==> design/flow/design.v <==
typedef struct packed { logic req; logic [2:0] req_id; logic req_type; logic [63:0] req_data1; logic [63:0] req_data2;} req_pkt_type;
typedef struct packed { logic rsp; logic [2:0] rsp_id; logic [63:0] rsp_data;} rsp_pkt_type;
module execution_unit (
input logic clk,
input logic rst_b,
input logic req,
input logic [2:0] req_id,
input logic req_type,
input logic [63:0] req_data1,
input logic [63:0] req_data2,
output logic fifo_full,
output logic rsp,
output logic [2:0] rsp_id,
output logic [63:0] rsp_data );
req_pkt_type input_req;
rsp_pkt_type output_rsp;
assign input_req = {req, req_id, req_type, req_data1, req_data2};
assign rsp = output_rsp.rsp;
assign rsp_id = output_rsp.rsp_id;
assign rsp_data = output_rsp.rsp_data;
logic write_in, read;
req_pkt_type output_req;
logic mul_req, mul_rsp, mul_grant, mul_free;
logic [2:0] mul_req_id, mul_rsp_id;
logic [63:0] mul_rsp_data;
logic add_req, add_rsp, add_grant, add_free;
logic [2:0] add_req_id, add_rsp_id;
logic [63:0] add_rsp_data;
logic [1:0] rr_req;
logic [1:0] rr_grant;
assign write_in = input_req.req;
inp_fifo i_inp_fifo(.clk(clk), .rst_b(rst_b), .write_in(write_in), .read(read), .input_req(input_req), .output_req(output_req), .fifo_full(fifo_full));
assign read = output_req.req && (mul_req || add_req);
assign mul_req = output_req.req && (output_req.req_type == 1'b1) && mul_free;
mul i_mul (
.clk(clk), .rst_b(rst_b), 
.mul_req(mul_req),
.mul_req_id(output_req.req_id),
.mul_data1(output_req.req_data1),
.mul_data2(output_req.req_data2),
.grant(mul_grant),
.mul_rsp(mul_rsp),
.mul_rsp_id(mul_rsp_id),
.mul_rsp_data(mul_rsp_data),
.mul_free(mul_free)
);
assign add_req = output_req.req && (output_req.req_type == 1'b0) && add_free;
add i_add (
.clk(clk), .rst_b(rst_b), 
.add_req(add_req),
.add_req_id(output_req.req_id),
.add_data1(output_req.req_data1),
.add_data2(output_req.req_data2),
.grant(add_grant),
.add_rsp(add_rsp),
.add_rsp_id(add_rsp_id),
.add_rsp_data(add_rsp_data),
.add_free(add_free)
);
assign rr_req = {mul_rsp, add_rsp};
assign mul_grant = rr_grant[1];
assign add_grant = rr_grant[0];
assign rr_grant = {rr_req[1], rr_req[0] & ~rr_req[1]};
assign output_rsp.rsp = |rr_grant;
assign output_rsp.rsp_id = rr_grant[1] ? mul_rsp_id : rr_grant[0] ? add_rsp_id : '0;
assign output_rsp.rsp_data = rr_grant[1] ? mul_rsp_data : rr_grant[0] ? add_rsp_data : '0;
endmodule
module inp_fifo #(parameter DEPTH = 4, PTR_WIDTH = $clog2(DEPTH))
(
   input  logic   clk,
   input  logic   rst_b,
   input logic    write_in, 
   input logic    read, 
   input req_pkt_type input_req,  
   output req_pkt_type output_req,  
   output logic fifo_full   
);
logic fifo_empty;
logic [DEPTH-1:0][132:0] fifo_mem;  
logic [PTR_WIDTH-1 : 0] rd_ptr;
logic [PTR_WIDTH-1 : 0] wr_ptr;
logic [PTR_WIDTH : 0] count;
always_ff @(posedge clk or negedge rst_b)
begin
   if(~rst_b) begin
      wr_ptr     <= '0;       
      rd_ptr     <= '0;      
      count <= '0;
      fifo_mem <= '0;
   end else begin
   if(read) begin
         rd_ptr <= rd_ptr + 1'b1;                          
   end  
   if(write_in) begin
         fifo_mem[wr_ptr] <= input_req;              
         wr_ptr <= wr_ptr + 1'b1;           
   end
   if(read && !write_in) begin
	  count <= count - 1;
   end   
   else if(write_in && !read) begin
	  count <= count + 1;
   end   
   end
end   
assign output_req = !fifo_empty ? fifo_mem[rd_ptr] : '0;
assign fifo_empty = (count == 0) ? 1'b1 : 1'b0;                            
assign fifo_full = (count == DEPTH) ? 1'b1 : 1'b0;
endmodule
module add (
    input logic clk,
	input logic rst_b,
    input logic add_req,
	input logic [2:0] add_req_id,
	input logic [63:0] add_data1,
	input logic [63:0] add_data2,
	input logic grant,
	output logic add_rsp,
	output logic [2:0] add_rsp_id,
	output logic [63:0] add_rsp_data,
	output logic add_free
);
logic add_req_q;
logic [2:0] add_req_id_q;
logic [63:0] add_data1_q, add_data2_q;
logic add_rsp_prev;
logic [2:0] add_rsp_id_prev;
logic [64:0] add_rsp_data_prev;
always_ff @(posedge clk or negedge rst_b) begin
    if(!rst_b) begin
	    add_free <= 1'b1;
		add_rsp <= '0;
		add_rsp_id <= '0;
		add_rsp_data <= '0;
		add_rsp_prev <= '0;
		add_req_q <= '0;
	end else 
	begin
	    if(add_req) add_free <= 1'b0;
	    add_req_q <= add_req;
		add_req_id_q <= add_req_id;
		add_data1_q <= add_data1;
		add_data2_q <= add_data2;
		add_rsp_prev <= add_req_q;
		add_rsp_id_prev <= add_req_id_q;
		add_rsp_data_prev <= (add_data1_q + add_data2_q);
		if(grant) begin
		    add_free <= 1'b1;
			add_rsp <= 0;
			add_rsp_id <= '0;
			add_rsp_data <= '0;
		end else begin
			if(add_rsp_prev) begin
				add_rsp <= 1'b1;
				add_rsp_id <= add_rsp_id_prev;
				add_rsp_data <= add_rsp_data_prev[63:0];
			end
		end	
    end
end
endmodule
module mul (
    input logic clk,
	input logic rst_b,
    input logic mul_req,
	input logic [2:0] mul_req_id,
	input logic [63:0] mul_data1,
	input logic [63:0] mul_data2,
	input logic grant,
	output logic mul_rsp,
	output logic [2:0] mul_rsp_id,
	output logic [63:0] mul_rsp_data,
	output logic mul_free
);
logic mul_req_q;
logic [2:0] mul_req_id_q;
logic [63:0] mul_data1_q, mul_data2_q;
logic mul_req_q2;
logic [2:0] mul_req_id_q2;
logic [63:0] mul_data1_q2, mul_data2_q2;
logic mul_rsp_prev;
logic [2:0] mul_rsp_id_prev;
logic [128:0] mul_rsp_data_prev;
always_ff @(posedge clk or negedge rst_b) begin
    if(!rst_b) begin
	    mul_free <= 1'b1;
		mul_req_q <= '0;
		mul_req_q2 <= '0;
		mul_rsp <= '0;
		mul_rsp_id <= '0;
		mul_rsp_data <= '0;
		mul_rsp_prev <= '0;
	end else begin
	    if(mul_req) mul_free <= 1'b0;
	    mul_req_q <= mul_req;
		mul_req_id_q <= mul_req_id;
		mul_data1_q <= mul_data1;
		mul_data2_q <= mul_data2;
		mul_req_q2 <= mul_req_q;
		mul_req_id_q2 <= mul_req_id_q;
		mul_data1_q2 <= mul_data1_q;
		mul_data2_q2 <= mul_data2_q;
		mul_rsp_prev <= mul_req_q2;
		mul_rsp_id_prev <= mul_req_id_q2;
		mul_rsp_data_prev <= (mul_data1_q2 * mul_data2_q2);
		if(grant) begin
		    mul_free <= 1'b1;
			mul_rsp <= 0;
			mul_rsp_id <= '0;
			mul_rsp_data <= '0;
		end else begin
			if(mul_rsp_prev) begin
				mul_rsp <= 1'b1;
				mul_rsp_id <= mul_rsp_id_prev;
				mul_rsp_data <= mul_rsp_data_prev[63:0];
			end
		end	
    end
end
endmodule
==> design/flow/run.sh <==
#!/bin/bash
# the make line also repeats each setting of config.mk as NAME=value (left out here)
make -C /OpenROAD-flow-scripts/flow DESIGN_CONFIG=/design/flow/config.mk WORK_HOME=/design/flow/orfs CLKGATE_MAP_FILE= finish
==> design/flow/config.mk <==
export PLATFORM = sky130hd
export DESIGN_NAME = execution_unit
export DESIGN_NICKNAME = execution_unit
export VERILOG_FILES = /design/flow/design.v
export SDC_FILE = /design/flow/constraint.sdc
export NUM_CORES = 4
export LEC_CHECK = 0
export CAP_MARGIN = 20
export CELL_PAD_IN_SITES_GLOBAL_PLACEMENT = 0
export CORE_MARGIN = 2
export CORE_UTILIZATION = 62
export CTS_CLUSTER_DIAMETER = 392
export MAX_ROUTING_LAYER = met5
export MIN_ROUTING_LAYER = met2
export PLACE_DENSITY_LB_ADDON = 0.12
export SLEW_MARGIN = 20
==> design/flow/constraint.sdc <==
create_clock -name core_clock -period 9.84 [get_ports {clk}]
set_input_delay 1.9680 -clock core_clock [delete_from_list [all_inputs] [get_ports {clk}]]
set_output_delay 1.9680 -clock core_clock [all_outputs]
set_load 0.01 [all_outputs]
==> flow_summary.toml, run 1 <==
# physical design summary
[floorplan]
initCoreUtil_pct = 62.5
core.rowCount = 152
die_h_um = 421
die_width_um = 421
boundaryPins = 204
core_area_sq_um = 172000
die-area_sq_um = 177000

[synth]
ys_ff = 1075
syn_nets = 12400
synthCells = 10100
synth-compound-area-share_pct = 7.44
yosys.area_share.simple_pct = 12.1
share_of_the_yosys_chip_area_belonging_to_registers_pct = 26.8
syn_area_per_cell_sq_um = 10.7
post_synth_fa_ha_maj_area_fraction_pct = 38.5
synth.largest_area_cell = "sky130_fd_sc_hd__fa_1"
netlist.top_cell.by_instances = "sky130_fd_sc_hd__inv_1"
max_area_cell_share_pct = 34.1
synth.yosys.chip_area_sq_um = 108000
syn_area_sq_um = 108000
topCellsByArea = "sky130_fd_sc_hd__fa_1 34%, sky130_fd_sc_hd__dfrtp_1 16%, sky130_fd_sc_hd__edfxtp_1 11%"
synth.area.mux_share_pct = 4.06
synth_warnings = 3
postSynth.topFlopCell = "sky130_fd_sc_hd__dfrtp_1"
count_of_flip_flops_with_a_built_in_enable_after_synthesis = 393
xor_area_share_pct = 1.98
synthArstFlopShare_pct = 63.4
yosys-stat-cells = 10100
logic_family = "adder cells"
list_of_most_frequent_post_synthesis_cells = "1938 x sky130_fd_sc_hd__inv_1, 1833 x sky130_fd_sc_hd__fa_1, 1246 x sky130_fd_sc_hd__nand2_1"
synthDistinctLibCells = 74

[placement]
post_dp_cell_area_sq_um = 113000
finalWeightedCongestion = 1.09
dp_hpwl_um = 261000
placement.io_buffers = 203

[grt]
grt_remaining_overflow = 43
grt_use_total_pct = 65.5

[clock_tree]
cts_resized = 0
cts_hold_buf = 0
ctsLongestPathBuffers = 3
cts.root.buffer_cell = "sky130_fd_sc_hd__clkbuf_16"
post_cts_setup_driven_buffer_insertion_count = 0
tritoncts.num_buffers = 107
cts.htree.levels = 3
numClockSinks = 1075

[outcome]
stop_error = "[ERROR GRT-0116] Global routing finished with congestion. Check the congestion regions in the DRC Viewer."
failed_stage = "5_1_grt"
run_status = "did not finish"
==> per-layer routing <==
metal  overflow  track usage (%)
met1          -                -
met2          0             71.2
met3         35             80.2
met4          2             32.4
met5          6             49.2
==> through the flow <==
stage | instances | worst slack (ns) | hold slack (ns)
2_1_floorplan | 10100 | 1.37 | 0.331
3_3_place_gp | 12200 | 0.289 | 0.332
3_5_place_dp | 12200 | 0.294 | 0.336
4_1_cts | 12400 | 0.303 | 0.346
==> inputs of run 2 (changes only) <==
Settings changed: ABC_AREA set to 0, CAP_MARGIN 20 to 10, CELL_PAD_IN_SITES_GLOBAL_PLACEMENT 0 to not set, CORE_ASPECT_RATIO set to 0.72, CORE_UTILIZATION 62 to 72, CTS_CLUSTER_DIAMETER 392 to not set, CTS_CLUSTER_SIZE set to 37, GPL_ROUTABILITY_DRIVEN set to 1, MAX_ROUTING_LAYER met5 to met4, MIN_ROUTING_LAYER met2 to not set, PLACE_DENSITY_LB_ADDON 0.12 to not set, SETUP_SLACK_MARGIN set to 0.49, TNS_END_PERCENT set to 5.
Clock period 9.84 ns to 7.27 ns, I/O delays scaled along.
==> flow_summary.toml, run 2 <==
# generated from flow reports
[route]
dr.first_iter.drc_count = 10900
drt-pass1-iter-count = 9
routedWlPerCell_um = 28.6
drt_via_density = 6.45
met2RoutedLength_um = 153000
detail_route.wirelength.met1_um = 125000
antenna_left = 0
post-route-drc-count = 0
wl_final_um = 360000
num_vias = 81100
detailroute.wirelength.met3_um = 52400
highest_layer = "met4"

[sta]
worst_slew_margin_rel_pct = 23.4
period_needed_ns = 8.87
holdWs_ns = 0.353
achievable-frequency_ghz = 0.113
setup_viol = 49
report.final.hold_viol_count = 0
fin_skew_ns = 0.0481
final_min_period_over_clock_period_pct = 122
worst_slack_ns = -1.60
grt_setup_unrepaired = "yes"
report.final.slew_viol_count = 0
worstMarginPinSlew_ns = 1.14

[synth]
syn_area_per_cell_sq_um = 10.7
topCellsByArea = "sky130_fd_sc_hd__fa_1 34%, sky130_fd_sc_hd__dfrtp_1 16%, sky130_fd_sc_hd__edfxtp_1 11%"
synth_warnings = 3
count_of_flip_flops_with_a_built_in_enable_after_synthesis = 393
synthDistinctLibCells = 74
synth.largest_area_cell = "sky130_fd_sc_hd__fa_1"
max_area_cell_share_pct = 34.1
synth.area.mux_share_pct = 4.06
xor_area_share_pct = 1.98
yosys-stat-cells = 10100
synthArstFlopShare_pct = 63.4
post_synth_fa_ha_maj_area_fraction_pct = 38.5
ys_ff = 1075
yosys.area_share.simple_pct = 12.1
list_of_most_frequent_post_synthesis_cells = "1938 x sky130_fd_sc_hd__inv_1, 1833 x sky130_fd_sc_hd__fa_1, 1246 x sky130_fd_sc_hd__nand2_1"
synth-compound-area-share_pct = 7.44
share_of_the_yosys_chip_area_belonging_to_registers_pct = 26.8
logic_family = "adder cells"
postSynth.topFlopCell = "sky130_fd_sc_hd__dfrtp_1"
syn_nets = 12400
syn_area_sq_um = 108000
netlist.top_cell.by_instances = "sky130_fd_sc_hd__inv_1"
synthCells = 10100
synth.yosys.chip_area_sq_um = 108000

[setup_path]
rr_worst_depth = 32
reg2reg_to = "i_mul.mul_rsp_data_prev[60]"
critical_path.n_buffers_inverters = 10
setup.reg_to_reg.worst_slack_ns = -1.60
critical-path-max-stage-delay_ns = 0.56
timing.critical_path.fanout_max = 10
crit_top_cell = "sky130_fd_sc_hd__fa_1"
cp_num_cells = 32
worst_ep_required_time_ns = 7.84
critPathSlowestCell = "sky130_fd_sc_hd__fa_1"
timing.critical_path.to = "i_mul.mul_rsp_data_prev[60]"
crit-reg2reg-launch = "i_mul.mul_data1_q2[13]"
criticalPathCategory = "flop to flop"
critPathLaunch = "i_mul.mul_data1_q2[13]"
worst_ep_arrival_time_ns = 9.44
setup.worst_path.end_class = "flop"
critical-path-top-delay-family = "adder cells"
cp-start-kind = "flop"

[cells_and_area]
syn2layout_area_growth_pct = 11.9
comb_area_sq_um = 69300
post-route-cell-area_sq_um = 120000
post_layout_nonfiller_instances = 12600
final_net_count = 12800
n_fill_cell = 8651
final-seq-area_sq_um = 28900
post-route-util_pct = 81.1

[floorplan]
core_area_sq_um = 148000
die-area_sq_um = 153000
die_width_um = 460
initCoreUtil_pct = 72.5
core.rowCount = 120
boundaryPins = 204
die_h_um = 332

[clock_tree]
ctsLongestPathBuffers = 3
tritoncts_clock_tree = "built"
tritoncts.num_buffers = 98
numClockSinks = 1075
cts.root.buffer_cell = "sky130_fd_sc_hd__clkbuf_16"
cts.clk_slew.worst_paths_ns = 0.07
worstSkewPairLatency_ns = 0.77
cts.htree.levels = 3
cts_hold_buf = 0

[min_path]
worstHoldEndpoint = "i_mul.mul_req_q2"
hold_class = "flop to flop"
whs_path_depth = 0
startpoint_of_the_tightest_hold_check_path = "i_mul.mul_req_q"

[grt]
global_route_wire_length_before_repair_um = 544000
grt_antenna_before_repair = 30
vias_in_the_first_global_route = 85500
grt_use_total_pct = 50.3
pin_count_of_the_biggest_net_entering_global_routing = 182
grt_remaining_overflow = 0

[placement]
placement.io_buffers = 203
finalWeightedCongestion = 1.08
placed_cells_incl_taps = 12300
dp_hpwl_um = 276000
post_dp_cell_area_sq_um = 117000

[run]
cap_violations = 0
stage_log_warnings = 75

[outcome]
so_viols = "setup timing"
run_status = "finished with violations"
## run 2: timing repair
item,4_1_cts,5_1_grt
pin swaps,20,4
endpoints found under the setup margin,50,52
resized,68,26
buffers inserted,11,0
## run 2: stage by stage
stage | setup slack [ns] | setup TNS, ns
floorplan | -0.978 | -20.88
global placement | -1.81 | -50.33
detailed placement | -2.03 | -57.20
CTS | -1.51 | -48.76
global route | -1.80 | -62.38
finish | -1.60 | -51.52
## run 2: area by class of cell
cell class / instances / share of cell area, %
well taps: 1952 / 2.03
diodes: 42 / 0.0873
multi-input cells: 6412 / 57.6
flip-flops and latches: 1075 / 24.0
repair buffers: 965 / 7.60
clock inverters: 40 / 0.369
inverters: 1938 / 6.04
clock buffers: 144 / 2.31
## run 2: routing by layer
layer | vias to the layer above | GRT usage [%]
met5 | - | -
met4 | 0 | 30.4
met3 | 1461 | 16.9
met2 | 6379 | 68.5
met1 | 41200 | 65.7
li1 | 32000 | -
==> inputs of run 3 (changes only) <==
Settings changed: CAP_MARGIN 10 to 20, CORE_ASPECT_RATIO 0.72 to not set, HOLD_SLACK_MARGIN set to 0.3, PLACE_DENSITY_LB_ADDON set to 0.01, SETUP_SLACK_MARGIN 0.49 to 2.07, TNS_END_PERCENT 5 to 55.
==> flow_summary.toml, run 3 <==
# generated from flow reports
[floorplan]
core.rowCount = 141
core_area_sq_um = 148000
boundaryPins = 204
die_width_um = 391
initCoreUtil_pct = 72.7
die_h_um = 391
die-area_sq_um = 153000

[placement]
finalWeightedCongestion = 1.01
preCtsSetupSlack_ns = -1.75
dp_hpwl_um = 254000
placement.io_buffers = 203

[route]
num_vias = 79300
wl_final_um = 332000
drt_via_density = 6.30
routedWlPerCell_um = 26.4
dr.first_iter.drc_count = 10100
drt-pass1-iter-count = 6
antenna_left = 0
post-route-drc-count = 0

[synth]
synth.area.mux_share_pct = 4.06
synthArstFlopShare_pct = 63.4
synth-compound-area-share_pct = 7.44
count_of_flip_flops_with_a_built_in_enable_after_synthesis = 393
syn_nets = 12400
yosys.area_share.simple_pct = 12.1
max_area_cell_share_pct = 34.1
ys_ff = 1075
synth_warnings = 3
topCellsByArea = "sky130_fd_sc_hd__fa_1 34%, sky130_fd_sc_hd__dfrtp_1 16%, sky130_fd_sc_hd__edfxtp_1 11%"
netlist.top_cell.by_instances = "sky130_fd_sc_hd__inv_1"
synth.largest_area_cell = "sky130_fd_sc_hd__fa_1"
syn_area_per_cell_sq_um = 10.7
postSynth.topFlopCell = "sky130_fd_sc_hd__dfrtp_1"
logic_family = "adder cells"
synth.yosys.chip_area_sq_um = 108000
xor_area_share_pct = 1.98
list_of_most_frequent_post_synthesis_cells = "1938 x sky130_fd_sc_hd__inv_1, 1833 x sky130_fd_sc_hd__fa_1, 1246 x sky130_fd_sc_hd__nand2_1"
synthDistinctLibCells = 74
synthCells = 10100
post_synth_fa_ha_maj_area_fraction_pct = 38.5
syn_area_sq_um = 108000
yosys-stat-cells = 10100
share_of_the_yosys_chip_area_belonging_to_registers_pct = 26.8

[setup_path]
rr_worst_depth = 28
crit-reg2reg-launch = "i_mul.mul_data1_q2[32]"
critPathSlowestCell = "sky130_fd_sc_hd__fa_1"
timing.critical_path.to = "i_mul.mul_rsp_data_prev[63]"
critical-path-top-delay-family = "adder cells"
cp_num_cells = 28
reg2reg_to = "i_mul.mul_rsp_data_prev[63]"
timing.critical_path.fanout_max = 4
setup.reg_to_reg.worst_slack_ns = -1.57
cp-start-kind = "flop"
criticalPathCategory = "flop to flop"
worst_ep_arrival_time_ns = 9.30
critical-path-max-stage-delay_ns = 0.59
worst_ep_required_time_ns = 7.73
setup.worst_path.end_class = "flop"
critical_path.n_buffers_inverters = 7
crit_top_cell = "sky130_fd_sc_hd__fa_1"
critPathLaunch = "i_mul.mul_data1_q2[32]"

[min_path]
worstHoldEndpoint = "i_mul.mul_rsp_prev"
startpoint_of_the_tightest_hold_check_path = "i_mul.mul_req_q2"
whs_path_depth = 0
hold_class = "flop to flop"

[cells_and_area]
syn2layout_area_growth_pct = 14.1
final_net_count = 12900
post-route-util_pct = 83.0

[clock_tree]
cts.htree.levels = 3
cts.root.buffer_cell = "sky130_fd_sc_hd__clkbuf_16"
worstSkewPairLatency_ns = 0.74
ctsLongestPathBuffers = 3
numClockSinks = 1075
tritoncts_clock_tree = "built"
tritoncts.num_buffers = 98
cts.clk_slew.worst_paths_ns = 0.07
cts_hold_buf = 0

[grt]
vias_in_the_first_global_route = 84000
pin_count_of_the_biggest_net_entering_global_routing = 176
grt_use_total_pct = 46.1
global_route_wire_length_before_repair_um = 508000
groute.layer.met3.usage_pct = 14.3
global_route.usage.met1_pct = 61.7
top_usage_layer = "met2"
grt.met2_usage_pct = 67.7
grt_antenna_before_repair = 31
grt_remaining_overflow = 0

[sta]
worstMarginPinSlew_ns = 1.08
period_needed_ns = 8.84
final_min_period_over_clock_period_pct = 122
achievable-frequency_ghz = 0.113
worst_slew_margin_rel_pct = 28.2
report.final.hold_viol_count = 0
worst_slack_ns = -1.57
fin_skew_ns = 0.0789
report.final.slew_viol_count = 0
grt_setup_unrepaired = "yes"
setup_viol = 49

[outcome]
run_status = "finished with violations"
so_viols = "setup timing"

[run]
stage_log_warnings = 71
cap_violations = 0
-- run 3: metrics by stage --
step / std cells / TNS [ns] / instance area [sq um] / hold WS, ns
after floorplan: 10100 / -16.59 / 108000 / 0.331
after global placement: 12300 / -46.46 / 117000 / 0.333
after detailed placement: 12300 / -49.79 / 117000 / 0.339
after CTS: 12500 / -44.70 / 122000 / 0.354
after global routing: 12600 / -58.55 / 123000 / 0.378
final: 12600 / -50.37 / 123000 / 0.351
-- run 3: final cells by class --
type,instances,area (sq um)
Sequential cell,1075,28900
Timing Repair Buffer,1012,10200
Clock inverter,55,616
Clock buffer,130,2760
Multi-Input combinational cell,6412,70600
Inverter,1938,7270
Fill cell,7831,25200
Tap cell,1930,2410
Antenna cell,31,77.6
-- run 3: routing by layer --
metal  vias up  wire [um]
li1      32100          -
met1     40300     120000
met2      5796     150000
met3      1100      47600
met4         0      15100
met5         -          0
-- run 3: timing repair --
| item | in CTS | in global routing |
|---|---|---|
| gates resized | 217 | 168 |
| endpoints found under the setup margin | 57 | 59 |
| hold endpoints to repair | 0 | 0 |
| pin swaps | 106 | 108 |
| buffers inserted | 35 | 29 |
| cloned | 2 | 3 |
==> inputs of run 4 (changes only) <==
Settings changed: CAP_MARGIN 20 to 30, CELL_PAD_IN_SITES_DETAIL_PLACEMENT set to 1, CELL_PAD_IN_SITES_GLOBAL_PLACEMENT set to 0, CORE_ASPECT_RATIO set to 0.99, CORE_UTILIZATION 72 to 62, CTS_CLUSTER_SIZE 37 to not set, GPL_ROUTABILITY_DRIVEN 1 to not set, GPL_TIMING_DRIVEN set to 0, HOLD_SLACK_MARGIN 0.3 to not set, MIN_ROUTING_LAYER set to met2, PLACE_DENSITY_LB_ADDON 0.01 to not set, SETUP_SLACK_MARGIN 2.07 to 2.93, SLEW_MARGIN 20 to 15, TNS_END_PERCENT 55 to not set.
Clock period 7.27 ns to 10.0 ns, I/O delays scaled along.
==> flow_summary.toml, run 4 <==
# physical design summary
[floorplan]
core.rowCount = 152
core_area_sq_um = 173000
die_h_um = 419
initCoreUtil_pct = 62.3
boundaryPins = 204
die_width_um = 423
die-area_sq_um = 177000

[synth]
synth.yosys.chip_area_sq_um = 108000
ys_ff = 1075
synth.largest_area_cell = "sky130_fd_sc_hd__fa_1"
list_of_most_frequent_post_synthesis_cells = "1938 x sky130_fd_sc_hd__inv_1, 1833 x sky130_fd_sc_hd__fa_1, 1246 x sky130_fd_sc_hd__nand2_1"
logic_family = "adder cells"
yosys-stat-cells = 10100
synth_warnings = 3
synthArstFlopShare_pct = 63.4
syn_area_per_cell_sq_um = 10.7
topCellsByArea = "sky130_fd_sc_hd__fa_1 34%, sky130_fd_sc_hd__dfrtp_1 16%, sky130_fd_sc_hd__edfxtp_1 11%"
share_of_the_yosys_chip_area_belonging_to_registers_pct = 26.8
xor_area_share_pct = 1.98
syn_area_sq_um = 108000
count_of_flip_flops_with_a_built_in_enable_after_synthesis = 393
postSynth.topFlopCell = "sky130_fd_sc_hd__dfrtp_1"
post_synth_fa_ha_maj_area_fraction_pct = 38.5
netlist.top_cell.by_instances = "sky130_fd_sc_hd__inv_1"
synthCells = 10100
synth.area.mux_share_pct = 4.06
max_area_cell_share_pct = 34.1
syn_nets = 12400
synth-compound-area-share_pct = 7.44
synthDistinctLibCells = 74
yosys.area_share.simple_pct = 12.1

[outcome]
failed_stage = "4_1_cts"
run_status = "did not finish"
stop_error = "[ERROR DPL-0033] detailed placement checks failed during check placement."

[placement]
dp_hpwl_um = 429000
post_dp_cell_area_sq_um = 115000
finalWeightedCongestion = 1.47
placed_cells_incl_taps = 12700
placement.io_buffers = 202
-- run 4: stage by stage --
stage                     util, %  setup WS, ns
after detailed placement     66.3         -1.27
after floorplan                 -          1.76
after global placement       65.5        -36.99
==> inputs of run 5 (changes only) <==
Settings changed: ABC_AREA 0 to not set, CAP_MARGIN 30 to 20, CELL_PAD_IN_SITES_DETAIL_PLACEMENT 1 to not set, CELL_PAD_IN_SITES_GLOBAL_PLACEMENT 0 to not set, CORE_ASPECT_RATIO 0.99 to not set, CORE_UTILIZATION 62 to 72, CTS_CLUSTER_DIAMETER set to 202, GPL_TIMING_DRIVEN 0 to not set, MAX_ROUTING_LAYER met4 to not set, MIN_ROUTING_LAYER met2 to not set, SETUP_SLACK_MARGIN 2.93 to -0.2, SLEW_MARGIN 15 to 20.
Clock period 10.0 ns to 3.07 ns, I/O delays scaled along.
==> flow_summary.toml, run 5 <==
# generated from flow reports
[synth]
synth_warnings = 3
synth.yosys.chip_area_sq_um = 108000
share_of_the_yosys_chip_area_belonging_to_registers_pct = 26.8
xor_area_share_pct = 1.98
netlist.top_cell.by_instances = "sky130_fd_sc_hd__inv_1"
synth-compound-area-share_pct = 7.44
postSynth.topFlopCell = "sky130_fd_sc_hd__dfrtp_1"
syn_area_sq_um = 108000
synthCells = 10100
synth.largest_area_cell = "sky130_fd_sc_hd__fa_1"
syn_area_per_cell_sq_um = 10.7
post_synth_fa_ha_maj_area_fraction_pct = 38.5
yosys-stat-cells = 10100
list_of_most_frequent_post_synthesis_cells = "1938 x sky130_fd_sc_hd__inv_1, 1833 x sky130_fd_sc_hd__fa_1, 1246 x sky130_fd_sc_hd__nand2_1"
yosys.area_share.simple_pct = 12.1
synthArstFlopShare_pct = 63.4
ys_ff = 1075
logic_family = "adder cells"
count_of_flip_flops_with_a_built_in_enable_after_synthesis = 393
synth.area.mux_share_pct = 4.06
max_area_cell_share_pct = 34.1
syn_nets = 12400
synthDistinctLibCells = 74
topCellsByArea = "sky130_fd_sc_hd__fa_1 34%, sky130_fd_sc_hd__dfrtp_1 16%, sky130_fd_sc_hd__edfxtp_1 11%"

[min_path]
startpoint_of_the_tightest_hold_check_path = "i_mul.mul_req_q"
whs_path_depth = 0
hold_class = "flop to flop"
worstHoldEndpoint = "i_mul.mul_req_q2"

[setup_path]
setup.worst_path.end_class = "flop"
crit-reg2reg-launch = "i_mul.mul_data2_q2[7]"
worst_ep_required_time_ns = 3.53
reg2reg_to = "i_mul.mul_rsp_data_prev[61]"
crit_top_cell = "sky130_fd_sc_hd__fa_1"
critical_path.n_buffers_inverters = 7
rr_worst_depth = 29
cp-start-kind = "flop"
critical-path-max-stage-delay_ns = 0.60
cp_num_cells = 29
critical-path-top-delay-family = "adder cells"
timing.critical_path.to = "i_mul.mul_rsp_data_prev[61]"
setup.reg_to_reg.worst_slack_ns = -5.73
critPathSlowestCell = "sky130_fd_sc_hd__fa_2"
worst_ep_arrival_time_ns = 9.26
criticalPathCategory = "flop to flop"
timing.critical_path.fanout_max = 13
critPathLaunch = "i_mul.mul_data2_q2[7]"

[sta]
final_min_period_over_clock_period_pct = 287
worstMarginPinSlew_ns = 1.00
achievable-frequency_ghz = 0.114
report.final.hold_viol_count = 0
worst_slew_margin_rel_pct = 33.3
setup_viol = 128
worst_slack_ns = -5.73
holdWs_ns = 0.353
grt_setup_unrepaired = "yes"
fin_skew_ns = 0.0377
report.final.slew_viol_count = 0
period_needed_ns = 8.80

[clock_tree]
numClockSinks = 1075
worstSkewPairLatency_ns = 0.73
cts.htree.levels = 3
cts.clk_slew.worst_paths_ns = 0.07
cts.root.buffer_cell = "sky130_fd_sc_hd__clkbuf_16"
tritoncts_clock_tree = "built"
ctsLongestPathBuffers = 3
tritoncts.num_buffers = 99

[placement]
finalWeightedCongestion = 0.982
post_dp_cell_area_sq_um = 120000
placement.io_buffers = 203
dp_hpwl_um = 262000

[floorplan]
boundaryPins = 204
core_area_sq_um = 148000
die_h_um = 391
die_width_um = 391
die-area_sq_um = 153000
core.rowCount = 141
initCoreUtil_pct = 72.7

[grt]
grt_use_total_pct = 45.6
grt_remaining_overflow = 0
vias_in_the_first_global_route = 86500
pin_count_of_the_biggest_net_entering_global_routing = 163
global_route_wire_length_before_repair_um = 518000
grt_antenna_before_repair = 26

[route]
drt-pass1-iter-count = 7
num_vias = 81500
drt_via_density = 6.33
post-route-drc-count = 0
routedWlPerCell_um = 26.8
dr.first_iter.drc_count = 10600
antenna_left = 0
wl_final_um = 345000

[outcome]
so_viols = "setup timing"
run_status = "finished with violations"

[cells_and_area]
final_net_count = 13200
post-route-cell-area_sq_um = 125000
syn2layout_area_growth_pct = 16.4
n_fill_cell = 7558

[run]
cap_violations = 0
stage_log_warnings = 48
-- run 5: timing repair --
item / CTS / global route
endpoints found under the setup margin: 135 / 126
pin swaps: 62 / 60
gates resized: 220 / 164
gates cloned: 0 / 2
endpoints found under the hold margin: 21 / 0
hold buffers: 1 / 0
setup buffers: 23 / 16
-- run 5: area by class of cell --
cell class / count / area [sq um] / area share [%]
multi-input combinational: 6412 / 70700 / 56.5
sequential: 1075 / 28900 / 23.1
timing repair buffer: 1318 / 12500 / 10.0
inverter: 1938 / 7270 / 5.81
clock buffer: 124 / 2640 / 2.11
tap: 1930 / 2410 / 1.93
clock inverter: 61 / 719 / 0.574
antenna: 12 / 30.0 / 0.0240
-- run 5: per-stage QoR --
| step | setup TNS [ns] | setup WS, ns | instances | utilization [%] |
|---|---|---|---|---|
| 2_1_floorplan | -238.10 | -5.17 | 10100 | - |
| 3_3_place_gp | -287.61 | -5.82 | 12600 | 81.1 |
| 3_5_place_dp | -295.14 | -5.98 | 12600 | 81.1 |
| 4_1_cts | -295.15 | -5.67 | 12800 | 84.1 |
| 5_1_grt | -308.58 | -5.90 | 12900 | 84.6 |
| 6_report | -294.24 | -5.73 | 12900 | 84.6 |
-- run 5: metal layers --
layer / routed length, um / global-route usage [%] / vias up / part of all wire (%)
met3: 48600 / 14.5 / 1393 / 14
met5: 99 / 0 / - / 0.029
met2: 154000 / 69.6 / 6229 / 45
li1: - / - / 32700 / -
met4: 21000 / 18.8 / 14 / 6.1
met1: 121000 / 61.3 / 41100 / 35
==> inputs of run 6 (changes only) <==
Settings changed: ABC_AREA set to 1, CAP_MARGIN 20 to 30, CORE_UTILIZATION 72 to 40, CTS_CLUSTER_DIAMETER 202 to not set, GPL_TIMING_DRIVEN set to 0, MAX_ROUTING_LAYER set to met4, MIN_ROUTING_LAYER set to met2, SETUP_SLACK_MARGIN -0.2 to 2.93, SLEW_MARGIN 20 to 15.
Clock period 3.07 ns to 10.0 ns, I/O delays scaled along.
==> flow_summary.toml, run 6 <==
# physical design summary
[synth]
synthDistinctLibCells = 61
synth.largest_area_cell = "sky130_fd_sc_hd__fa_1"
xor_area_share_pct = 1.19
max_area_cell_share_pct = 32.8
ys_ff = 1075
synth_warnings = 3
synth.yosys.chip_area_sq_um = 112000
post_synth_fa_ha_maj_area_fraction_pct = 37.0
synthCells = 13100
postSynth.topFlopCell = "sky130_fd_sc_hd__dfrtp_1"
synth.area.mux_share_pct = 0
list_of_most_frequent_post_synthesis_cells = "3657 x sky130_fd_sc_hd__inv_1, 3074 x sky130_fd_sc_hd__nand2_1, 1833 x sky130_fd_sc_hd__fa_1"
syn_nets = 15500
syn_area_sq_um = 112000
syn_area_per_cell_sq_um = 8.53
synthArstFlopShare_pct = 63.4
netlist.top_cell.by_instances = "sky130_fd_sc_hd__inv_1"
yosys-stat-cells = 13100
share_of_the_yosys_chip_area_belonging_to_registers_pct = 25.8
logic_family = "adder cells"
topCellsByArea = "sky130_fd_sc_hd__fa_1 33%, sky130_fd_sc_hd__dfrtp_1 15%, sky130_fd_sc_hd__inv_1 12%"
count_of_flip_flops_with_a_built_in_enable_after_synthesis = 393
synth-compound-area-share_pct = 8.71
yosys.area_share.simple_pct = 12.4

[clock_tree]
cts.root.buffer_cell = "sky130_fd_sc_hd__clkbuf_16"
cts.htree.levels = 3
numClockSinks = 1075
ctsLongestPathBuffers = 3
tritoncts.num_buffers = 113
cts_hold_buf = 0

[placement]
placement.io_buffers = 202
dp_hpwl_um = 442000
preCtsSetupSlack_ns = -0.391
finalWeightedCongestion = 1.25

[outcome]
run_status = "did not finish"
stop_error = "[ERROR GRT-0116] Global routing finished with congestion. Check the congestion regions in the DRC Viewer."
failed_stage = "5_1_grt"

[floorplan]
core_area_sq_um = 279000
boundaryPins = 204
die_h_um = 533
initCoreUtil_pct = 40.1
core.rowCount = 194
die-area_sq_um = 284000
die_width_um = 533

[grt]
grt_use_total_pct = 65.4
grt_remaining_overflow = 17
run 6: stage by stage:
stage	hold WS, ns	utilization (%)	instance area, sq um	cells
after floorplan	0.331	-	113000	13100
after global placement	0.333	43.0	120000	17000
after detailed placement	0.341	43.5	121000	17100
after CTS	0.355	46.1	129000	17400
run 6: per-layer routing:
metal  global-route usage (%)  GRT overflow
met2                     69.2             1
met3                     74.6            14
met4                     41.7             2
met1                        -             -
met5                        -             -
run 6: repair_timing:
| item | CTS |
|---|---|
| endpoints found under the setup margin | 53 |
| pin swaps | 107 |
| hold endpoints to repair | 0 |
| resized | 686 |
| cloned | 6 |
| buffers inserted | 111 |
==> inputs of run 7 (changes only) <==
Settings changed: CAP_MARGIN 30 to 20, CORE_UTILIZATION 40 to 72, CTS_CLUSTER_DIAMETER set to 218, CTS_CLUSTER_SIZE set to 77, GPL_TIMING_DRIVEN 0 to not set, MAX_ROUTING_LAYER met4 to not set, MIN_ROUTING_LAYER met2 to not set, SETUP_SLACK_MARGIN 2.93 to not set, SLEW_MARGIN 15 to 20.
Clock period 10.0 ns to 7.21 ns, I/O delays scaled along.
==> flow_summary.toml, run 7 <==
# physical design summary
[clock_tree]
cts.root.buffer_cell = "sky130_fd_sc_hd__clkbuf_16"
cts_hold_buf = 0
tritoncts.num_buffers = 19
cts.htree.levels = 1
numClockSinks = 1075
ctsLongestPathBuffers = 3

[floorplan]
die_h_um = 398
die_width_um = 398
core_area_sq_um = 154000
boundaryPins = 204
core.rowCount = 144
initCoreUtil_pct = 72.6
die-area_sq_um = 159000

[placement]
placed_cells_incl_taps = 15500
placement.io_buffers = 203
preCtsSetupSlack_ns = -1.29
finalWeightedCongestion = 1.04
dp_hpwl_um = 294000
post_dp_cell_area_sq_um = 123000

[synth]
synth.area.mux_share_pct = 0
synth.largest_area_cell = "sky130_fd_sc_hd__fa_1"
count_of_flip_flops_with_a_built_in_enable_after_synthesis = 393
xor_area_share_pct = 1.19
synth_warnings = 3
post_synth_fa_ha_maj_area_fraction_pct = 37.0
netlist.top_cell.by_instances = "sky130_fd_sc_hd__inv_1"
list_of_most_frequent_post_synthesis_cells = "3657 x sky130_fd_sc_hd__inv_1, 3074 x sky130_fd_sc_hd__nand2_1, 1833 x sky130_fd_sc_hd__fa_1"
synthArstFlopShare_pct = 63.4
yosys.area_share.simple_pct = 12.4
share_of_the_yosys_chip_area_belonging_to_registers_pct = 25.8
max_area_cell_share_pct = 32.8
ys_ff = 1075
logic_family = "adder cells"
postSynth.topFlopCell = "sky130_fd_sc_hd__dfrtp_1"
synth-compound-area-share_pct = 8.71
synth.yosys.chip_area_sq_um = 112000
yosys-stat-cells = 13100
synthCells = 13100
syn_area_per_cell_sq_um = 8.53
topCellsByArea = "sky130_fd_sc_hd__fa_1 33%, sky130_fd_sc_hd__dfrtp_1 15%, sky130_fd_sc_hd__inv_1 12%"
synthDistinctLibCells = 61
syn_nets = 15500
syn_area_sq_um = 112000

[outcome]
stop_error = "[ERROR GRT-0232] Routing congestion too high. Check the congestion heatmap in the GUI."
failed_stage = "5_1_grt"
run_status = "did not finish"

[grt]
grt_use_total_pct = 64.1
grt_remaining_overflow = 81
run 7: repair_timing:
action,in CTS
cloned,15
buffers inserted,77
pin swaps,198
endpoints found under the setup margin,50
endpoints found under the hold margin,0
gates resized,356
run 7: per-stage QoR:
stage	util, %	setup TNS, ns
2_1_floorplan	-	-3.44
3_3_place_gp	79.5	-32.85
3_5_place_dp	79.5	-39.01
4_1_cts	81.4	-35.10
run 7: layer usage:
metal  track usage (%)  overflow
met1              68.9         2
met2              83.1        44
met3              41.4         2
met4              56.6        33
met5              29.2         0
==> inputs of run 8 (changes only) <==
Settings changed: ABC_AREA 1 to not set, CORE_ASPECT_RATIO set to 1.21, CORE_UTILIZATION 72 to 40, CTS_CLUSTER_DIAMETER 218 to not set, CTS_CLUSTER_SIZE 77 to not set, MIN_ROUTING_LAYER set to met2.
Clock period 7.21 ns to 10.0 ns, I/O delays scaled along.
==> flow_summary.toml, run 8 <==
# generated from flow reports
[synth]
synth_warnings = 3
share_of_the_yosys_chip_area_belonging_to_registers_pct = 26.8
max_area_cell_share_pct = 34.1
synthDistinctLibCells = 74
count_of_flip_flops_with_a_built_in_enable_after_synthesis = 393
netlist.top_cell.by_instances = "sky130_fd_sc_hd__inv_1"
synth.largest_area_cell = "sky130_fd_sc_hd__fa_1"
yosys-stat-cells = 10100
syn_nets = 12400
yosys.area_share.simple_pct = 12.1
topCellsByArea = "sky130_fd_sc_hd__fa_1 34%, sky130_fd_sc_hd__dfrtp_1 16%, sky130_fd_sc_hd__edfxtp_1 11%"
syn_area_sq_um = 108000
synthArstFlopShare_pct = 63.4
synthCells = 10100
post_synth_fa_ha_maj_area_fraction_pct = 38.5
logic_family = "adder cells"
synth.yosys.chip_area_sq_um = 108000
ys_ff = 1075
list_of_most_frequent_post_synthesis_cells = "1938 x sky130_fd_sc_hd__inv_1, 1833 x sky130_fd_sc_hd__fa_1, 1246 x sky130_fd_sc_hd__nand2_1"
syn_area_per_cell_sq_um = 10.7
xor_area_share_pct = 1.98
synth.area.mux_share_pct = 4.06
postSynth.topFlopCell = "sky130_fd_sc_hd__dfrtp_1"
synth-compound-area-share_pct = 7.44

[floorplan]
boundaryPins = 204
die_width_um = 476
die_h_um = 575
die-area_sq_um = 273000
core.rowCount = 209
initCoreUtil_pct = 40.2
core_area_sq_um = 268000

[setup_path]
timing.critical_path.fanout_max = 16
rr_worst_depth = 31
setup.worst_path.end_class = "flop"
setup.reg_to_reg.worst_slack_ns = 0.24
cp-start-kind = "flop"
worst_ep_arrival_time_ns = 10.29
critical-path-top-delay-family = "adder cells"
crit_top_cell = "sky130_fd_sc_hd__fa_1"
critical-path-max-stage-delay_ns = 0.64
criticalPathCategory = "flop to flop"
reg2reg_to = "i_mul.mul_rsp_data_prev[61]"
crit-reg2reg-launch = "i_mul.mul_data2_q2[1]"
cp_num_cells = 31
worst_ep_required_time_ns = 10.53
timing.critical_path.to = "i_mul.mul_rsp_data_prev[61]"
critPathLaunch = "i_mul.mul_data2_q2[1]"
critPathSlowestCell = "sky130_fd_sc_hd__edfxtp_1"
critical_path.n_buffers_inverters = 9

[grt]
grt_use_total_pct = 38.6
grt_antenna_before_repair = 0
vias_in_the_first_global_route = 120000
global_route_wire_length_before_repair_um = 532000
grt_remaining_overflow = 0
pin_count_of_the_biggest_net_entering_global_routing = 150

[clock_tree]
ctsLongestPathBuffers = 3
cts.root.buffer_cell = "sky130_fd_sc_hd__clkbuf_16"
cts.clk_slew.worst_paths_ns = 0.07
worstSkewPairLatency_ns = 0.78
tritoncts_clock_tree = "built"
cts_hold_buf = 0
numClockSinks = 1075
tritoncts.num_buffers = 107
cts.htree.levels = 3

[route]
dr.first_iter.drc_count = 16800
drt_via_density = 7.22
drt-pass1-iter-count = 13
post-route-drc-count = 0
antenna_left = 0
wl_final_um = 353000
routedWlPerCell_um = 25.7
num_vias = 99100

[placement]
placed_cells_incl_taps = 13500
placement.io_buffers = 203
dp_hpwl_um = 268000
finalWeightedCongestion = 1.00
post_dp_cell_area_sq_um = 114000

[outcome]
run_status = "no timing/DRC/antenna violations"

[sta]
setup_viol = 0
period_needed_ns = 9.76
achievable-frequency_ghz = 0.102
report.final.hold_viol_count = 0
fin_skew_ns = 0.0571
holdWs_ns = 0.351
grt_setup_unrepaired = "no"
final_min_period_over_clock_period_pct = 97.6
final.setup.tns_ns = 0
report.final.slew_viol_count = 0
worstMarginPinSlew_ns = 1.19
worst_slew_margin_rel_pct = 20.9

[cells_and_area]
final_net_count = 12300
syn2layout_area_growth_pct = 9.52
post-route-cell-area_sq_um = 118000
post_layout_nonfiller_instances = 13700
n_fill_cell = 25400

[run]
stage_log_warnings = 47
cap_violations = 0

[min_path]
worstHoldEndpoint = "i_mul.mul_req_q2"
hold_class = "flop to flop"
whs_path_depth = 0
startpoint_of_the_tightest_hold_check_path = "i_mul.mul_req_q"
## run 8: layout make-up
type | instances | area (sq um) | area share, %
multi-input cells | 6412 | 69100 | 58.6
well taps | 3587 | 4490 | 3.81
repair buffers | 461 | 4430 | 3.75
diodes | 42 | 105 | 0.0892
inverters | 1938 | 7270 | 6.17
clock inverters | 38 | 429 | 0.364
clock buffers | 164 | 3200 | 2.71
flip-flops and latches | 1075 | 28900 | 24.5
## run 8: timing repair
action,in CTS,in global routing
resized,0,1
setup buffers,0,4
endpoints found under the setup margin,0,6
## run 8: metrics by stage
stage | utilization, % | setup slack (ns)
6_report | 44.0 | 0.239
5_1_grt | 44.0 | 0.00385
4_1_cts | 43.9 | 0.404
3_5_place_dp | 42.6 | 0.462
3_3_place_gp | 42.5 | 0.308
2_1_floorplan | - | 1.53
## run 8: per-layer routing
layer / part of all wire [%] / vias to the layer above / GRT usage [%]
met5: 2.2 / - / 26.0
met4: 8.1 / 184 / 7.02
met3: 42 / 3215 / 51.8
met2: 48 / 29100 / 44.5
met1: 0 / 35700 / -
li1: - / 30900 / -
==> inputs of run 9 (changes only) <==
Settings changed: CORE_ASPECT_RATIO 1.21 to 1.59, HOLD_SLACK_MARGIN set to 0.19.
Clock period 10.0 ns to 6.99 ns, I/O delays scaled along.
==> flow_summary.toml, run 9 <==
# generated from flow reports
[outcome]
run_status = "finished with violations"
so_viols = "setup timing"

[synth]
logic_family = "adder cells"
max_area_cell_share_pct = 34.1
yosys.area_share.simple_pct = 12.1
synthDistinctLibCells = 74
list_of_most_frequent_post_synthesis_cells = "1938 x sky130_fd_sc_hd__inv_1, 1833 x sky130_fd_sc_hd__fa_1, 1246 x sky130_fd_sc_hd__nand2_1"
ys_ff = 1075
synth.largest_area_cell = "sky130_fd_sc_hd__fa_1"
topCellsByArea = "sky130_fd_sc_hd__fa_1 34%, sky130_fd_sc_hd__dfrtp_1 16%, sky130_fd_sc_hd__edfxtp_1 11%"
syn_area_per_cell_sq_um = 10.7
share_of_the_yosys_chip_area_belonging_to_registers_pct = 26.8
syn_area_sq_um = 108000
synth-compound-area-share_pct = 7.44
synth.area.mux_share_pct = 4.06
synthCells = 10100
xor_area_share_pct = 1.98
synth_warnings = 3
syn_nets = 12400
count_of_flip_flops_with_a_built_in_enable_after_synthesis = 393
synthArstFlopShare_pct = 63.4
synth.yosys.chip_area_sq_um = 108000
postSynth.topFlopCell = "sky130_fd_sc_hd__dfrtp_1"
yosys-stat-cells = 10100
post_synth_fa_ha_maj_area_fraction_pct = 38.5
netlist.top_cell.by_instances = "sky130_fd_sc_hd__inv_1"

[clock_tree]
numClockSinks = 1075
cts.root.buffer_cell = "sky130_fd_sc_hd__clkbuf_16"
cts_hold_buf = 0
ctsLongestPathBuffers = 3
tritoncts_clock_tree = "built"
worstSkewPairLatency_ns = 0.76
cts.htree.levels = 3
cts.clk_slew.worst_paths_ns = 0.07
tritoncts.num_buffers = 96

[route]
drt-pass1-iter-count = 7
dr.first_iter.drc_count = 16300
routedWlPerCell_um = 24.7
wl_final_um = 351000
num_vias = 101000
post-route-drc-count = 0
antenna_left = 0
drt_via_density = 7.13

[cells_and_area]
post-route-util_pct = 46.7
final_net_count = 12900
syn2layout_area_growth_pct = 16.4
n_fill_cell = 24700

[sta]
worst_slew_margin_rel_pct = 30.0
setup_viol = 50
worst_slack_ns = -1.87
report.final.slew_viol_count = 0
period_needed_ns = 8.86
final_min_period_over_clock_period_pct = 127
grt_setup_unrepaired = "yes"
report.final.hold_viol_count = 0
fin_skew_ns = 0.100
worstMarginPinSlew_ns = 1.05
achievable-frequency_ghz = 0.113

[setup_path]
setup.worst_path.end_class = "flop"
critical-path-max-stage-delay_ns = 0.54
critical-path-top-delay-family = "adder cells"
timing.critical_path.to = "i_mul.mul_rsp_data_prev[63]"
critPathLaunch = "i_mul.mul_data2_q2[9]"
cp-start-kind = "flop"
reg2reg_to = "i_mul.mul_rsp_data_prev[63]"
worst_ep_arrival_time_ns = 9.33
critPathSlowestCell = "sky130_fd_sc_hd__fa_1"
worst_ep_required_time_ns = 7.46
crit-reg2reg-launch = "i_mul.mul_data2_q2[9]"
rr_worst_depth = 32
critical_path.n_buffers_inverters = 10
criticalPathCategory = "flop to flop"
setup.reg_to_reg.worst_slack_ns = -1.87
crit_top_cell = "sky130_fd_sc_hd__fa_1"
cp_num_cells = 32
timing.critical_path.fanout_max = 6

[floorplan]
initCoreUtil_pct = 40.1
core.rowCount = 240
core_area_sq_um = 268000
die-area_sq_um = 273000
boundaryPins = 204
die_width_um = 415
die_h_um = 658

[min_path]
worstHoldEndpoint = "i_mul.mul_rsp_prev"
whs_path_depth = 0
hold_class = "flop to flop"
startpoint_of_the_tightest_hold_check_path = "i_mul.mul_req_q2"

[grt]
vias_in_the_first_global_route = 123000
grt_antenna_before_repair = 3
grt_remaining_overflow = 0
pin_count_of_the_biggest_net_entering_global_routing = 143
grt_use_total_pct = 38.1
global_route_wire_length_before_repair_um = 529000

[placement]
dp_hpwl_um = 269000
finalWeightedCongestion = 0.986
placement.io_buffers = 203
preCtsSetupSlack_ns = -2.08

[run]
stage_log_warnings = 49
cap_violations = 0
run 9: area by class of cell:
type	instances	area [sq um]	area share, %
diodes	39	97.6	0.0779
clock buffers	139	2690	2.14
clock inverters	42	464	0.371
inverters	1938	7280	5.81
multi-input cells	6412	71000	56.7
flip-flops and latches	1075	28900	23.1
well taps	3509	4390	3.51
repair buffers	1017	10400	8.34
run 9: what timing repair did:
item	in CTS	in global routing
pin swaps	141	146
endpoints found under the hold margin	0	0
setup buffers	72	40
gates resized	264	256
gates cloned	4	6
endpoints found under the setup margin	50	51
run 9: stage by stage:
step | instance area [sq um] | setup TNS (ns) | cells | hold slack (ns)
after floorplan | 108000 | -26.71 | 10100 | 0.331
after global placement | 119000 | -66.44 | 13800 | 0.334
after detailed placement | 119000 | -66.47 | 13800 | 0.335
after CTS | 124000 | -61.40 | 14100 | 0.360
after global routing | 125000 | -75.15 | 14100 | 0.376
final | 125000 | -65.15 | 14200 | 0.355
run 9: metal layers:
metal | vias up | track usage, % | part of all wire [%]
met5 | - | 17.3 | 1.2
met3 | 2810 | 49.2 | 40
met1 | 36700 | - | 0
met4 | 104 | 5.70 | 7.3
li1 | 31900 | - | -
met2 | 29400 | 46.7 | 51
==> inputs of run 10 (changes only) <==
Settings changed: ABC_AREA set to 0, CAP_MARGIN 20 to 10, CORE_ASPECT_RATIO 1.59 to 0.72, CORE_UTILIZATION 40 to 72, CTS_CLUSTER_SIZE set to 37, GPL_ROUTABILITY_DRIVEN set to 1, HOLD_SLACK_MARGIN 0.19 to not set, MAX_ROUTING_LAYER set to met4, MIN_ROUTING_LAYER met2 to not set, SETUP_SLACK_MARGIN set to 2.09, TNS_END_PERCENT set to 55.
Clock period 6.99 ns to 7.27 ns, I/O delays scaled along.
==> flow_summary.toml, run 10 <==
# generated from flow reports
[outcome]
run_status = "finished with violations"
so_viols = "setup timing"

[placement]
placement.io_buffers = 203
preCtsSetupSlack_ns = -1.73
finalWeightedCongestion = 1.09
post_dp_cell_area_sq_um = 117000
placed_cells_incl_taps = 12300
dp_hpwl_um = 268000

[setup_path]
rr_worst_depth = 32
criticalPathCategory = "flop to flop"
worst_ep_arrival_time_ns = 9.38
crit-reg2reg-launch = "i_mul.mul_data1_q2[10]"
critPathLaunch = "i_mul.mul_data1_q2[10]"
critical-path-top-delay-family = "adder cells"
timing.critical_path.fanout_max = 7
timing.critical_path.to = "i_mul.mul_rsp_data_prev[62]"
crit_top_cell = "sky130_fd_sc_hd__fa_1"
critical-path-max-stage-delay_ns = 0.53
cp_num_cells = 32
worst_ep_required_time_ns = 7.70
setup.worst_path.end_class = "flop"
critPathSlowestCell = "sky130_fd_sc_hd__fa_1"
critical_path.n_buffers_inverters = 10
setup.reg_to_reg.worst_slack_ns = -1.68
reg2reg_to = "i_mul.mul_rsp_data_prev[62]"
cp-start-kind = "flop"

[sta]
grt_setup_unrepaired = "yes"
period_needed_ns = 8.95
fin_skew_ns = 0.0876
achievable-frequency_ghz = 0.112
final_min_period_over_clock_period_pct = 123
setup_viol = 48
worst_slew_margin_rel_pct = 29.8
worst_slack_ns = -1.68
report.final.hold_viol_count = 0
report.final.slew_viol_count = 0
worstMarginPinSlew_ns = 1.05

[floorplan]
boundaryPins = 204
core.rowCount = 120
die_h_um = 332
die_width_um = 460
core_area_sq_um = 148000
initCoreUtil_pct = 72.5
die-area_sq_um = 153000

[synth]
synthArstFlopShare_pct = 63.4
synth-compound-area-share_pct = 7.44
post_synth_fa_ha_maj_area_fraction_pct = 38.5
synthDistinctLibCells = 74
synth.area.mux_share_pct = 4.06
topCellsByArea = "sky130_fd_sc_hd__fa_1 34%, sky130_fd_sc_hd__dfrtp_1 16%, sky130_fd_sc_hd__edfxtp_1 11%"
yosys-stat-cells = 10100
netlist.top_cell.by_instances = "sky130_fd_sc_hd__inv_1"
synth.yosys.chip_area_sq_um = 108000
yosys.area_share.simple_pct = 12.1
syn_area_sq_um = 108000
synthCells = 10100
synth.largest_area_cell = "sky130_fd_sc_hd__fa_1"
max_area_cell_share_pct = 34.1
xor_area_share_pct = 1.98
syn_nets = 12400
count_of_flip_flops_with_a_built_in_enable_after_synthesis = 393
synth_warnings = 3
ys_ff = 1075
syn_area_per_cell_sq_um = 10.7
postSynth.topFlopCell = "sky130_fd_sc_hd__dfrtp_1"
share_of_the_yosys_chip_area_belonging_to_registers_pct = 26.8
logic_family = "adder cells"
list_of_most_frequent_post_synthesis_cells = "1938 x sky130_fd_sc_hd__inv_1, 1833 x sky130_fd_sc_hd__fa_1, 1246 x sky130_fd_sc_hd__nand2_1"

[route]
post-route-drc-count = 0
drt_via_density = 6.37
routedWlPerCell_um = 27.9
antenna_left = 0
num_vias = 80300
drt-pass1-iter-count = 6
dr.first_iter.drc_count = 10400
wl_final_um = 352000

[cells_and_area]
final_net_count = 12900
post-route-util_pct = 82.8
post_layout_nonfiller_instances = 12600
post-route-cell-area_sq_um = 123000
comb_area_sq_um = 70600
n_fill_cell = 8248
final-seq-area_sq_um = 28900
syn2layout_area_growth_pct = 14.2

[grt]
grt_remaining_overflow = 0
pin_count_of_the_biggest_net_entering_global_routing = 135
global_route_wire_length_before_repair_um = 528000
vias_in_the_first_global_route = 84600
grt_antenna_before_repair = 21
grt_use_total_pct = 48.4

[clock_tree]
worstSkewPairLatency_ns = 0.77
ctsLongestPathBuffers = 3
cts.clk_slew.worst_paths_ns = 0.07
cts_hold_buf = 0
tritoncts.num_buffers = 99
numClockSinks = 1075
cts.htree.levels = 3
cts.root.buffer_cell = "sky130_fd_sc_hd__clkbuf_16"
tritoncts_clock_tree = "built"

[run]
stage_log_warnings = 59
cap_violations = 0

[min_path]
whs_path_depth = 0
startpoint_of_the_tightest_hold_check_path = "i_mul.mul_req_q2"
hold_class = "flop to flop"
worstHoldEndpoint = "i_mul.mul_rsp_prev"
run 10: cell type report:
class	count	area share, %
multi-input cells	6412	57.4
flip-flops and latches	1075	23.5
repair buffers	1008	8.29
inverters	1938	5.92
clock buffers	137	2.31
well taps	1952	1.99
clock inverters	51	0.509
diodes	28	0.0570
run 10: timing repair:
item	CTS	global route
cloned	3	5
pin swaps	119	135
setup endpoints to repair	65	84
gates resized	213	205
setup buffers	34	31
run 10: metal layers:
layer  routed length [um]  GRT usage [%]  share of wire [%]  vias up
li1                     -              -                  -    32100
met1               124000           64.6                 35    40900
met2               151000           67.0                 43     5998
met3                52600           16.3                 15     1304
met4                24500           24.1                6.9        0
met5                    0              -                  0        -
run 10: per-stage QoR:
step           hold WS [ns]  setup TNS, ns
5_1_grt               0.356         -62.75
4_1_cts               0.351         -47.20
6_report              0.350         -53.75
3_5_place_dp          0.337         -52.26
2_1_floorplan         0.331         -16.59
3_3_place_gp          0.332         -47.25
==> inputs of run 11 (changes only) <==
Settings changed: ABC_AREA 0 to not set, CAP_MARGIN 10 to 20, CORE_ASPECT_RATIO 0.72 to 1.59, CORE_UTILIZATION 72 to 40, CTS_CLUSTER_SIZE 37 to not set, GPL_ROUTABILITY_DRIVEN 1 to not set, MAX_ROUTING_LAYER met4 to not set, MIN_ROUTING_LAYER set to met1, PLACE_DENSITY_LB_ADDON set to 0.18, SETUP_SLACK_MARGIN 2.09 to not set, TNS_END_PERCENT 55 to not set.
Clock period 7.27 ns to 6.99 ns, I/O delays scaled along.
==> flow_summary.toml, run 11 <==
# generated from flow reports
[sta]
final_min_period_over_clock_period_pct = 126
holdWs_ns = 0.350
final.setup.tns_ns = -62.50
achievable-frequency_ghz = 0.113
report.final.hold_viol_count = 0
worst_slack_ns = -1.82
worstMarginPinSlew_ns = 0.994
worst_slew_margin_rel_pct = 33.7
fin_skew_ns = 0.0545
report.final.slew_viol_count = 0
grt_setup_unrepaired = "yes"
period_needed_ns = 8.81
setup_viol = 50

[placement]
post_dp_cell_area_sq_um = 119000
placed_cells_incl_taps = 13800
dp_hpwl_um = 268000
preCtsSetupSlack_ns = -2.19
finalWeightedCongestion = 0.916
placement.io_buffers = 203

[floorplan]
boundaryPins = 204
core.rowCount = 240
die_width_um = 415
die_h_um = 658
die-area_sq_um = 273000
initCoreUtil_pct = 40.1
core_area_sq_um = 268000

[synth]
synth.area.mux_share_pct = 4.06
share_of_the_yosys_chip_area_belonging_to_registers_pct = 26.8
count_of_flip_flops_with_a_built_in_enable_after_synthesis = 393
logic_family = "adder cells"
list_of_most_frequent_post_synthesis_cells = "1938 x sky130_fd_sc_hd__inv_1, 1833 x sky130_fd_sc_hd__fa_1, 1246 x sky130_fd_sc_hd__nand2_1"
synth_warnings = 3
synthCells = 10100
syn_area_sq_um = 108000
post_synth_fa_ha_maj_area_fraction_pct = 38.5
xor_area_share_pct = 1.98
synth-compound-area-share_pct = 7.44
ys_ff = 1075
yosys-stat-cells = 10100
synth.yosys.chip_area_sq_um = 108000
netlist.top_cell.by_instances = "sky130_fd_sc_hd__inv_1"
synth.largest_area_cell = "sky130_fd_sc_hd__fa_1"
max_area_cell_share_pct = 34.1
yosys.area_share.simple_pct = 12.1
syn_nets = 12400
synthArstFlopShare_pct = 63.4
syn_area_per_cell_sq_um = 10.7
topCellsByArea = "sky130_fd_sc_hd__fa_1 34%, sky130_fd_sc_hd__dfrtp_1 16%, sky130_fd_sc_hd__edfxtp_1 11%"
postSynth.topFlopCell = "sky130_fd_sc_hd__dfrtp_1"
synthDistinctLibCells = 74

[grt]
global_route_wire_length_before_repair_um = 518000
grt_remaining_overflow = 0
grt_antenna_before_repair = 23
vias_in_the_first_global_route = 82800
grt_use_total_pct = 24.9
pin_count_of_the_biggest_net_entering_global_routing = 166

[setup_path]
worst_ep_arrival_time_ns = 9.24
reg2reg_to = "i_mul.mul_rsp_data_prev[63]"
setup.reg_to_reg.worst_slack_ns = -1.82
worst_ep_required_time_ns = 7.42
critPathLaunch = "i_mul.mul_data1_q2[14]"
critical_path.n_buffers_inverters = 10
timing.critical_path.fanout_max = 8
timing.critical_path.to = "i_mul.mul_rsp_data_prev[63]"
cp-start-kind = "flop"
setup.worst_path.end_class = "flop"
critical-path-top-delay-family = "adder cells"
cp_num_cells = 31
criticalPathCategory = "flop to flop"
critical-path-max-stage-delay_ns = 0.59
crit-reg2reg-launch = "i_mul.mul_data1_q2[14]"
crit_top_cell = "sky130_fd_sc_hd__fa_1"
critPathSlowestCell = "sky130_fd_sc_hd__fa_1"
rr_worst_depth = 31

[cells_and_area]
post-route-util_pct = 46.6
syn2layout_area_growth_pct = 16.1
post_layout_nonfiller_instances = 14100
post-route-cell-area_sq_um = 125000
final_net_count = 12900

[route]
drt_via_density = 5.22
post-route-drc-count = 0
num_vias = 73700
drt-pass1-iter-count = 6
dr.first_iter.drc_count = 4526
antenna_left = 0
wl_final_um = 335000
routedWlPerCell_um = 23.7

[clock_tree]
cts.root.buffer_cell = "sky130_fd_sc_hd__clkbuf_16"
worstSkewPairLatency_ns = 0.71
ctsLongestPathBuffers = 3
cts_hold_buf = 0
cts.clk_slew.worst_paths_ns = 0.07
numClockSinks = 1075
tritoncts.num_buffers = 94
tritoncts_clock_tree = "built"
cts.htree.levels = 3

[min_path]
whs_path_depth = 0
startpoint_of_the_tightest_hold_check_path = "i_add.add_req_q"
hold_class = "flop to flop"
worstHoldEndpoint = "i_add.add_rsp_prev"

[run]
stage_log_warnings = 65
cap_violations = 0

[outcome]
so_viols = "setup timing"
run_status = "finished with violations"
-- run 11: per-layer routing --
metal / track usage, % / vias up / wire (um)
li1: - / 32000 / -
met1: 32.8 / 39300 / 139000
met2: 43.6 / 1848 / 170000
met3: 2.30 / 508 / 14700
met4: 7.35 / 2 / 11600
met5: 0 / - / 15
-- run 11: what timing repair did --
action / 4_1_cts / 5_1_grt
gates resized: 272 / 197
setup buffers: 61 / 37
setup endpoints to repair: 50 / 50
pin swaps: 81 / 90
gates cloned: 3 / 9
-- run 11: cell type report --
cell class              count  area, sq um
flip-flops and latches   1075        28900
inverters                1938         7280
clock inverters            52          604
diodes                      9         22.5
clock buffers             121         2570
well taps                3509         4390
multi-input cells        6412        70700
fillers                 24700       143000
repair buffers           1010        10500
